Design wrapper, start of the top module:
module wrapper #(
    parameter DATA_WIDTH = 32,
    parameter ADDR_WIDTH = 8,
    parameter RESP_WIDTH = 3
)
(
    input s3_axi_aclk,
    input s3_axi_aresetn,
    input [ADDR_WIDTH-1:0] s3_axi_awaddr,
    input s3_axi_awvalid,
    output wire s3_axi_awready,
    input [DATA_WIDTH-1:0] s3_axi_wdata,
    input [DATA_WIDTH/8:0] s3_axi_wstrb,
    input s3_axi_wvalid,
    output wire s3_axi_wready,
    output wire [RESP_WIDTH - 1:0] s3_axi_bresp,
    output wire s3_axi_bvalid,
    input s3_axi_bready,
    input [ADDR_WIDTH-1:0] s3_axi_araddr,
    input s3_axi_arvalid,
    output wire s3_axi_arready,
    output wire [DATA_WIDTH-1:0] s3_axi_rdata,
    output wire [RESP_WIDTH - 1:0] s3_axi_rresp,
    output wire s3_axi_rvalid,
    input s3_axi_rready
);
For scale: ~650 flip-flops, ~100 I/O pins.
clock: 8.68 ns
lec_check: 0
cap_margin: 0
core_margin: 2
core_utilization: 71
cts_cluster_size: 37
setup_slack_margin: 1.25
slew_margin: 20
run.sh (not shown) runs the stock make flow with config.mk's settings and CLKGATE_MAP_FILE=.
The first run completed without violations.
Then changed:
CAP_MARGIN = 20   (was 0)
CORE_UTILIZATION = 59   (was 71)
CTS_CLUSTER_SIZE = unset   (was 37)
SETUP_SLACK_MARGIN = unset   (was 1.25)
clock period = 5.22 ns   (was 8.68 ns; I/O delays follow)
After rerunning:
- The new run completed and failed the layout checks on negative setup slack
- wire length goes up by a few percent
- hold slack barely changes
- cell count goes up by a little under a tenth
- worst setup slack got worse by 3.4 ns
- utilization fell by 8.4 points
- die size goes up by about a fifth
- critical path depth shrinks by 2
Then changed:
CORE_UTILIZATION = 66   (was 59)
clock period = 7.52 ns   (was 5.22 ns; I/O delays follow)
Outcome:
- The changed run finished but failed the layout checks on negative setup slack
- clock skew rises by 0.011 ns
- maximum frequency barely changes
- die size came out lower by roughly a tenth
- utilization grows by 5.2 points
- routed wire length falls by a few percent
- sequential cell count does not change
Then changed:
ABC_AREA = 0   (was unset)
SETUP_SLACK_MARGIN = -0.5   (was unset)
TNS_END_PERCENT = 5   (was unset)
clock period = 6.2 ns   (was 7.52 ns; I/O delays follow)
Effect: The new run reached the layout checks and failed them: negative setup slack. Utilization increases by 0.37 points. Synthesized area is unchanged. Via count increases by 1.3%. Count of clock-buffer cells in the layout decreases by 5. Global-route usage is higher by 2.1 points. Die area stays the same. Fmax is lower by 1.2%. Routed wire length goes up by 3.8%. Worst setup slack gets worse by 1.4 ns.


wrapper again, from the RTL that the note above started with.
## wrapper
module wrapper #(
    parameter DATA_WIDTH = 32,
    parameter ADDR_WIDTH = 8,
    parameter RESP_WIDTH = 3
)
(
    input s3_axi_aclk,
    input s3_axi_aresetn,
    input [ADDR_WIDTH-1:0] s3_axi_awaddr,
    input s3_axi_awvalid,
    output wire s3_axi_awready,
    input [DATA_WIDTH-1:0] s3_axi_wdata,
    input [DATA_WIDTH/8:0] s3_axi_wstrb,
    input s3_axi_wvalid,
    output wire s3_axi_wready,
    output wire [RESP_WIDTH - 1:0] s3_axi_bresp,
    output wire s3_axi_bvalid,
    input s3_axi_bready,
    input [ADDR_WIDTH-1:0] s3_axi_araddr,
    input s3_axi_arvalid,
    output wire s3_axi_arready,
    output wire [DATA_WIDTH-1:0] s3_axi_rdata,
    output wire [RESP_WIDTH - 1:0] s3_axi_rresp,
    output wire s3_axi_rvalid,
    input s3_axi_rready
);
Settings: LEC_CHECK=0, ABC_AREA=1, CAP_MARGIN=25, CELL_PAD_IN_SITES_DETAIL_PLACEMENT=2, CELL_PAD_IN_SITES_GLOBAL_PLACEMENT=3, CORE_MARGIN=2, CORE_UTILIZATION=55, CTS_CLUSTER_DIAMETER=366, CTS_CLUSTER_SIZE=40, GPL_ROUTABILITY_DRIVEN=0, GPL_TIMING_DRIVEN=0, HOLD_SLACK_MARGIN=0.11, MAX_ROUTING_LAYER=met5, PLACE_DENSITY_LB_ADDON=0.05, SETUP_SLACK_MARGIN=2.72, SLEW_MARGIN=40, TNS_END_PERCENT=50; clock period 12.2 ns.
The baseline never finished: it broke off in 3_1_place_gp_skip_io, error FLW-0024.
==> next run, changes <==
- ABC_AREA: 1 -> unset
- CAP_MARGIN: 25 -> 20
- CELL_PAD_IN_SITES_DETAIL_PLACEMENT: 2 -> unset
- CELL_PAD_IN_SITES_GLOBAL_PLACEMENT: 3 -> 1
- CORE_UTILIZATION: 55 -> 40
- CTS_CLUSTER_DIAMETER: 366 -> 53
- CTS_CLUSTER_SIZE: 40 -> unset
- GPL_TIMING_DRIVEN: 0 -> unset
- HOLD_SLACK_MARGIN: 0.11 -> unset
- MAX_ROUTING_LAYER: met5 -> unset
- PLACE_DENSITY_LB_ADDON: 0.05 -> unset
- SETUP_SLACK_MARGIN: 2.72 -> unset
- SLEW_MARGIN: 40 -> 10
- TNS_END_PERCENT: 50 -> unset
- clock period: 12.2 -> 12.7 ns (I/O delays scaled with it)
Now the flow finished clean.
Area after synthesis went down by a few percent.
Die size rises by a quarter to a third.
Synthesized cell count goes down by about a fifth.
==> next run, changes <==
- CELL_PAD_IN_SITES_GLOBAL_PLACEMENT: 1 -> unset
- CTS_CLUSTER_DIAMETER: 53 -> unset
- GPL_ROUTABILITY_DRIVEN: 0 -> unset
- SLEW_MARGIN: 10 -> 20
- clock period: 12.7 -> 10.0 ns (I/O delays scaled with it)
Outcome: The new run passed the timing, DRC and antenna checks. Total power is higher by a quarter to a third. Wire length falls by a few percent. Worst hold slack degrades by 0.012 ns. Non-clock buffer count is higher by 50. Combinational power came out higher by about a fifth. Synthesized cell count is unchanged. Cell count rose slightly. Cell area grows slightly. Maximum frequency went down slightly. First-iteration DRC count went up by well over a third.
==> next run, changes <==
- CORE_UTILIZATION: 40 -> 72
- CTS_CLUSTER_SIZE: unset -> 57
- PLACE_DENSITY_LB_ADDON: unset -> 0.0
- clock period: 10.0 -> 7.52 ns (I/O delays scaled with it)
Result: With this change the flow finished with setup timing left. Area after synthesis stays the same. Power rises by 36%. Cell area rises by 6.5%. Wire length rises by about 5%. Sequential power rises by about 33%. Register-to-register slack degrades by 1.3 ns. Via count rises by 8.3%. Non-clock buffer count rises by 367.
==> next run, changes <==
- CORE_UTILIZATION: 72 -> 13
- CTS_CLUSTER_SIZE: 57 -> unset
- PLACE_DENSITY_LB_ADDON: 0.0 -> unset
- clock period: 7.52 -> 10.0 ns (I/O delays scaled with it)
Outcome:
- The new run finished clean
- final cell count rose by well over a third
- power fell by about a fifth
- die area is higher to 5.5 times its value
- global-route usage is lower by 32 points
- setup slack is better by 1.5 ns
- area after synthesis does not change
- critical path depth goes down by 5
- hold slack improved by 0.0041 ns
==> next run, changes <==
- CORE_UTILIZATION: 13 -> 61
- clock period: 10.0 -> 7.3 ns (I/O delays scaled with it)
The new run finished but fails on setup timing.
Die size came out lower by about 80%.
Final area stays flat.
Sequential cell count stays the same.
Clock-buffer cell count increases by 10.
Power figures rest on the tool's default switching activity, not on a simulated workload.
